run A:
// EQ_Engine
module EQ_Engine(clk, rst_n, lft_lp_out, rght_lp_out, lft_b1_out, rght_b1_out, lft_b2_out, rght_b2_out, lft_b3_out, rght_b3_out, lft_hp_out, rght_hp_out, aud_out_lft, aud_out_rght, POT_LP, POT_B1, POT_B2, POT_B3, POT_HP, VOL_POT);
clock: 16.5 ns
lec_check: 0
abc_area: 0
cap_margin: 20
core_aspect_ratio: 0.65
core_margin: 5
core_utilization: 39
cts_cluster_size: 59
gpl_routability_driven: 1
gpl_timing_driven: 0
hold_slack_margin: -0.05
max_routing_layer: met4
place_density_lb_addon: 0.3
setup_slack_margin: 0.96
slew_margin: 25
run.sh (not shown) runs the stock make flow with config.mk's settings and CLKGATE_MAP_FILE=.
Setup changes, run A to run B
- setting MIN_ROUTING_LAYER to met1 for the first time
- removing ABC_AREA (formerly 0)
- changing PLACE_DENSITY_LB_ADDON from 0.3 to 0.28
- changing SLEW_MARGIN from 25 to 20
- removing HOLD_SLACK_MARGIN (formerly -0.05)
- removing MAX_ROUTING_LAYER (formerly met4)
- setting TNS_END_PERCENT to 20 for the first time
- changing CORE_UTILIZATION from 39 to 72
- setting CTS_CLUSTER_DIAMETER to 187 for the first time
- setting CELL_PAD_IN_SITES_GLOBAL_PLACEMENT to 1 for the first time
- changing SETUP_SLACK_MARGIN from 0.96 to -0.44
- changing CTS_CLUSTER_SIZE from 59 to 87
- removing CORE_ASPECT_RATIO (formerly 0.65)
- changing the clock period (ns, I/O delays scaled along) from 16.5 to 6.66
Run A went all the way through synthesis, placement and routing and the layout is clean on timing, DRC and antenna.
What ended run B was a tool error in global placement; the run never finished.
Reported for run A and run B, and-or/or-and share of the synthesized area turned out identical to the last digit.
Comparing run A against run B, there is no change at all in gate count after technology mapping.
Number of distinct library cell variants in the gate-level netlist after synthesis delta (run B -> run A): insignificant
Diff run A and run B: number of placement rows higher in run A
Reported for run A and run B, total standard cell area after synthesis turned out identical to the last digit.
Area fraction in mux cells came out exactly the same in run A and run B.
Where total die size is concerned, run A is outperformed by run B.
[compare] base=run A new=run B: core utilization before placement rose 33 points, chip width fell about 40%.
The total core area reported for run B is smaller than that of run A by about 46%.
Changes in run C relative to run B:
- a deleted PLACE_DENSITY_LB_ADDON that had been 0.28
- a change of CELL_PAD_IN_SITES_GLOBAL_PLACEMENT from 1 to 0
- an added PLACE_DENSITY of 0.36
- a change of TNS_END_PERCENT from 20 to 45
- a change of CTS_CLUSTER_DIAMETER from 187 to 74
- a change of SETUP_SLACK_MARGIN from -0.44 to 0.69
- an added MAX_ROUTING_LAYER of met4
- a deleted CTS_CLUSTER_SIZE that had been 87
- a change of CORE_MARGIN from 5 to 2
- a change of GPL_TIMING_DRIVEN from 0 to 1
==> comparison <==
Register bit total from synthesis: run B vs run C identical
Fraction of synthesis flops using an asynchronous set or reset pin: run C vs run B identical
For area of the synthesized netlist per yosys stat, run B and run C come out practically identical.
In run C the implementation completed, yet the final layout does not meet the checks, the culprit being setup timing.
The area fraction in full adders, half adders and majority gates was comparable across run B and run C.
Run B and run C ended up with roughly the same share of the synthesized netlist area taken by xor and xnor gates.
Number of nets produced by synthesis: run B vs run C identical
Diff run B..run C | AND-OR/OR-AND share of the synthesized area | unchanged
Higher overall die height was reported by run B, not run C.
Count of library flops with an enable pin: run B vs run C — no meaningful difference
Between run C and run B, the core region area does not differ in any meaningful way.
On die size, run C does better than run B.
#### Input delta (run D over run C)
- PLACE_DENSITY removed (was 0.36)
- CORE_UTILIZATION changed from 72 to 58
- GPL_TIMING_DRIVEN changed from 1 to 0
- PLACE_DENSITY_LB_ADDON newly set to 0.27
- MAX_ROUTING_LAYER removed (was met4)
- MIN_ROUTING_LAYER changed from met1 to met2
- CORE_MARGIN changed from 2 to 5
- SETUP_SLACK_MARGIN removed (was 0.69)
- CELL_PAD_IN_SITES_GLOBAL_PLACEMENT changed from 0 to 3
- CTS_CLUSTER_DIAMETER changed from 74 to 176
[summary]
The remaining runs in run C and run D completed every stage, whereas run D halted early. [run D] die outline width rose about 13% relative to run C. Compared run C against run D; instance count of the mapped netlist within noise. As far as share of synthesized cell area in and, or, nand and nor gates goes, run C and run D are indistinguishable; the numbers are identical. Reported for run C and run D, distinct cell type count of the synthesized netlist turned out identical to the last digit. Diff run C..run D | share of synthesized cell area in full adder, half adder and majority cells | unchanged. Run D vs run C: die footprint up by more than a quarter. [compare] base=run C new=run D: number of placement rows now larger, mapped cell area saw little to no change. As far as post-synth area from yosys stat goes, run C and run D are indistinguishable; the numbers are identical.
#### Input delta (run E over run D)
- GPL_ROUTABILITY_DRIVEN: 1 -> unset
- CELL_PAD_IN_SITES_GLOBAL_PLACEMENT: 3 -> unset
- CAP_MARGIN: 20 -> 5
- PLACE_DENSITY: unset -> 0.6
- CTS_CLUSTER_DIAMETER: 176 -> 31
- GPL_TIMING_DRIVEN: 0 -> unset
- CTS_CLUSTER_SIZE: unset -> 24
- MIN_ROUTING_LAYER: met2 -> unset
- PLACE_DENSITY_LB_ADDON: 0.27 -> unset
- CORE_UTILIZATION: 58 -> 68
- CORE_MARGIN: 5 -> 2
- TNS_END_PERCENT: 45 -> unset
- the clock period (ns, I/O delays scaled along): 6.66 -> 6.68
==> results <==
- The flow completed for run E, but it is not clean: the layout still shows setup timing.
- Run D → run E: starting utilization of the core area moved up; area of the chip moved down.
- In the flow results for run D and run E, the vertical die dimension is smaller on run E.

========
Starting RTL as in the previous note.
==> flow/design.v (excerpt) <==
module EQ_Engine(clk, rst_n, lft_lp_out, rght_lp_out, lft_b1_out, rght_b1_out, lft_b2_out, rght_b2_out, lft_b3_out, rght_b3_out, lft_hp_out, rght_hp_out, aud_out_lft, aud_out_rght, POT_LP, POT_B1, POT_B2, POT_B3, POT_HP, VOL_POT);
Settings: LEC_CHECK=0, CAP_MARGIN=20, CORE_MARGIN=2, CORE_UTILIZATION=45, PLACE_DENSITY=0.6, SLEW_MARGIN=20; clock period 11.7 ns.
Edit:
ABC_AREA = 1   (was default)
CORE_UTILIZATION = 61   (was 45)
CTS_CLUSTER_DIAMETER = 254   (was default)
clock period = 5.18 ns   (was 11.7 ns; I/O delays follow)
What happened:
- The changed run finished with setup timing left
- cell count increases by well over a third
- area after synthesis increases by a little under a tenth
- wire length increases by well over a third
- global-route usage increases by 13 points
- count of clock-buffer cells in the layout decreases by 5
- flip-flop count is unchanged
- cell area increases by well over a third
- non-clock buffer count increases by 2479
- worst setup slack loses 1800 ps
Edit:
CORE_ASPECT_RATIO = 0.65   (was default)
CORE_MARGIN = 5   (was 2)
CORE_UTILIZATION = 39   (was 61)
CTS_CLUSTER_DIAMETER = default   (was 254)
CTS_CLUSTER_SIZE = 59   (was default)
GPL_ROUTABILITY_DRIVEN = 0   (was default)
GPL_TIMING_DRIVEN = 0   (was default)
HOLD_SLACK_MARGIN = -0.05   (was default)
PLACE_DENSITY = default   (was 0.6)
PLACE_DENSITY_LB_ADDON = 0.3   (was default)
SLEW_MARGIN = 25   (was 20)
clock period = 16.5 ns   (was 5.18 ns; I/O delays follow)
Effect: Now the flow finished clean; setup slack is better by 4200 ps; sequential share of layout area went up by 0.92 points; clock skew went up by 4.1 ps; non-clock buffer count went down by 2070; final cell count went down by about 3%.

========
The RTL this note starts from:
==> flow/design.v <==
module band_scale(POT, audio, scaled, rst_n, clk);
input rst_n, clk;
input [11:0]POT;
input signed [15:0]audio;
output [15:0]scaled;
logic [23:0]potSq;
logic signed [12:0]signedPot; 
logic signed [28:0]FIRscaled; 
logic flagPos, flagNeg, upperZero, upperOnes;
logic [23:0] potSq_q1;
assign potSq = POT*POT;
always_ff @(posedge clk, negedge rst_n) begin
  if (!rst_n)
    potSq_q1 <= '0;
  else
    potSq_q1 <= potSq;
end
assign signedPot = {1'b0, potSq_q1[23:12]};
assign FIRscaled = signedPot * audio;
assign upperZero = !(FIRscaled[27] && FIRscaled[26] && FIRscaled[25]);
assign upperOnes = FIRscaled[27] || FIRscaled[26] || FIRscaled[25];
assign flagNeg = (FIRscaled[28] && upperZero);
assign flagPos = (!FIRscaled[28] && upperOnes);
assign scaled = flagNeg ? 16'h8000 :
		flagPos ? 16'h7FFF : 
		FIRscaled[25:10];
endmodule
module EQ_Engine(clk, rst_n, lft_lp_out, rght_lp_out, lft_b1_out, rght_b1_out, lft_b2_out, rght_b2_out, lft_b3_out, rght_b3_out, lft_hp_out, rght_hp_out, aud_out_lft, aud_out_rght, POT_LP, POT_B1, POT_B2, POT_B3, POT_HP, VOL_POT);
input clk, rst_n;
input [11:0] POT_LP, POT_B1, POT_B2, POT_B3, POT_HP, VOL_POT;
input signed [15:0] lft_lp_out, rght_lp_out, lft_b1_out, rght_b1_out, lft_b2_out, rght_b2_out, lft_b3_out, rght_b3_out, lft_hp_out, rght_hp_out;
output [15:0] aud_out_lft, aud_out_rght;
logic signed [15:0] scaled_lp_lft, scaled_b1_lft, scaled_b2_lft, scaled_b3_lft, scaled_hp_lft, scaled_lp_rght, scaled_b1_rght, scaled_b2_rght, scaled_b3_rght, scaled_hp_rght;
logic signed [15:0] scaled_lp_lft_ff, scaled_b1_lft_ff, scaled_b2_lft_ff, scaled_b3_lft_ff, scaled_hp_lft_ff, scaled_lp_rght_ff, scaled_b1_rght_ff, scaled_b2_rght_ff, scaled_b3_rght_ff, scaled_hp_rght_ff;
logic signed [15:0] band_scale_sum_lft_ff, band_scale_sum_rght_ff, band_scale_sum_rght, band_scale_sum_lft;
logic signed [28:0] aud_out_mult_lft, aud_out_mult_rght;
band_scale bsleftlp(.POT(POT_LP), .audio(lft_lp_out), .scaled(scaled_lp_lft_ff), .clk(clk), .rst_n(rst_n));
band_scale bsleftb1(.POT(POT_B1), .audio(lft_b1_out), .scaled(scaled_b1_lft_ff), .clk(clk), .rst_n(rst_n));
band_scale bsleftb2(.POT(POT_B2), .audio(lft_b2_out), .scaled(scaled_b2_lft_ff), .clk(clk), .rst_n(rst_n));
band_scale bsleftb3(.POT(POT_B3), .audio(lft_b3_out), .scaled(scaled_b3_lft_ff), .clk(clk), .rst_n(rst_n));
band_scale bslefthp(.POT(POT_HP), .audio(lft_hp_out), .scaled(scaled_hp_lft_ff), .clk(clk), .rst_n(rst_n));
assign band_scale_sum_lft_ff = (scaled_lp_lft + scaled_b1_lft + scaled_b2_lft + scaled_b3_lft + scaled_hp_lft);
assign aud_out_mult_lft = (band_scale_sum_lft * $signed({1'b0, VOL_POT}));
assign aud_out_lft = aud_out_mult_lft [27:12];
band_scale bsrightlp(.POT(POT_LP), .audio(rght_lp_out), .scaled(scaled_lp_rght_ff), .clk(clk), .rst_n(rst_n));
band_scale bsrightb1(.POT(POT_B1), .audio(rght_b1_out), .scaled(scaled_b1_rght_ff), .clk(clk), .rst_n(rst_n));
band_scale bsrightb2(.POT(POT_B2), .audio(rght_b2_out), .scaled(scaled_b2_rght_ff), .clk(clk), .rst_n(rst_n));
band_scale bsrightb3(.POT(POT_B3), .audio(rght_b3_out), .scaled(scaled_b3_rght_ff), .clk(clk), .rst_n(rst_n));
band_scale bsrighthp(.POT(POT_HP), .audio(rght_hp_out), .scaled(scaled_hp_rght_ff), .clk(clk), .rst_n(rst_n));
assign band_scale_sum_rght_ff = (scaled_lp_rght + scaled_b1_rght + scaled_b2_rght + scaled_b3_rght + scaled_hp_rght);
assign aud_out_mult_rght = (band_scale_sum_rght * $signed({1'b0, VOL_POT}));
assign aud_out_rght = aud_out_mult_rght [27:12];
always_ff @(posedge clk, negedge rst_n) begin
  if (!rst_n) begin
    scaled_lp_lft <= '0;
    scaled_b1_lft <= '0;
    scaled_b2_lft <= '0;
    scaled_b3_lft <= '0;
    scaled_hp_lft <= '0;
    scaled_lp_rght <= '0;
    scaled_b1_rght <= '0;
    scaled_b2_rght <= '0;
    scaled_b3_rght <= '0;
    scaled_hp_rght <= '0;
  end
  else begin
    scaled_lp_lft <= scaled_lp_lft_ff;
    scaled_b1_lft <= scaled_b1_lft_ff;
    scaled_b2_lft <= scaled_b2_lft_ff;
    scaled_b3_lft <= scaled_b3_lft_ff;
    scaled_hp_lft <= scaled_hp_lft_ff;
    scaled_lp_rght <= scaled_lp_rght_ff;
    scaled_b1_rght <= scaled_b1_rght_ff;
    scaled_b2_rght <= scaled_b2_rght_ff;
    scaled_b3_rght <= scaled_b3_rght_ff;
    scaled_hp_rght <= scaled_hp_rght_ff;
  end
end
always_ff @(posedge clk, negedge rst_n) begin
  if (!rst_n) begin
    band_scale_sum_lft <= '0;
    band_scale_sum_rght <= '0;
  end
  else begin
    band_scale_sum_lft <= band_scale_sum_lft_ff;
    band_scale_sum_rght <= band_scale_sum_rght_ff;
  end
end
endmodule
clock: 6.15 ns
lec_check: 0
cap_margin: 20
cell_pad_in_sites_global_placement: 0
core_margin: 2
core_utilization: 71
cts_cluster_diameter: 74
cts_cluster_size: 55
gpl_routability_driven: 1
gpl_timing_driven: 1
min_routing_layer: met1
place_density: 0.36
setup_slack_margin: 0.66
slew_margin: 20
tns_end_percent: 45
The first run completed, yet does not pass: setup timing.
Next try:
- CELL_PAD_IN_SITES_GLOBAL_PLACEMENT: 0 -> default
- CORE_UTILIZATION: 71 -> 51
- CTS_CLUSTER_DIAMETER: 74 -> default
- CTS_CLUSTER_SIZE: 55 -> default
- GPL_ROUTABILITY_DRIVEN: 1 -> default
- GPL_TIMING_DRIVEN: 1 -> default
- MIN_ROUTING_LAYER: met1 -> default
- PLACE_DENSITY: 0.36 -> 0.6
- SETUP_SLACK_MARGIN: 0.66 -> default
- TNS_END_PERCENT: 45 -> default
- clock period: 6.15 -> 11.7 ns (I/O delays scaled with it)
Outcome:
- This time the run passed the timing, design-rule and antenna checks
- area after synthesis stays the same
- setup slack improves by 2200 ps
- critical path depth fell by 2
- non-clock buffer count falls by 1836
- via count came out lower by roughly a tenth
- hold slack is better by 64 ps
- final area shrinks by roughly a tenth
Next try:
- CAP_MARGIN: 20 -> 10
- CORE_UTILIZATION: 51 -> 72
- CTS_CLUSTER_SIZE: default -> 21
- HOLD_SLACK_MARGIN: default -> 0.29
- PLACE_DENSITY: 0.6 -> default
- SETUP_SLACK_MARGIN: default -> 0.86
- clock period: 11.7 -> 6.47 ns (I/O delays scaled with it)
What happened:
- The new run completed and failed the layout checks on setup timing
- count of clock-buffer cells in the layout goes down by 9
- core utilization goes up by 34 points
- final area goes up by 15%
- non-clock buffer count goes up by 1726
- global-route usage goes up by 15 points
- die size goes down by 29%
- critical path depth goes up by 3
Next try:
- CAP_MARGIN: 10 -> 15
- CELL_PAD_IN_SITES_GLOBAL_PLACEMENT: default -> 0
- CORE_ASPECT_RATIO: default -> 0.7
- CTS_CLUSTER_DIAMETER: default -> 217
- CTS_CLUSTER_SIZE: 21 -> default
- GPL_ROUTABILITY_DRIVEN: default -> 1
- GPL_TIMING_DRIVEN: default -> 1
- HOLD_SLACK_MARGIN: 0.29 -> -0.08
- MAX_ROUTING_LAYER: default -> met4
- MIN_ROUTING_LAYER: default -> met1
- SETUP_SLACK_MARGIN: 0.86 -> -0.62
- TNS_END_PERCENT: default -> 45
Effect: The changed run finished but fails on setup timing; synthesized area does not change; global-route usage came out lower by 0.90 points; worst setup slack gains 48 ps; core utilization fell by 4.3 points.
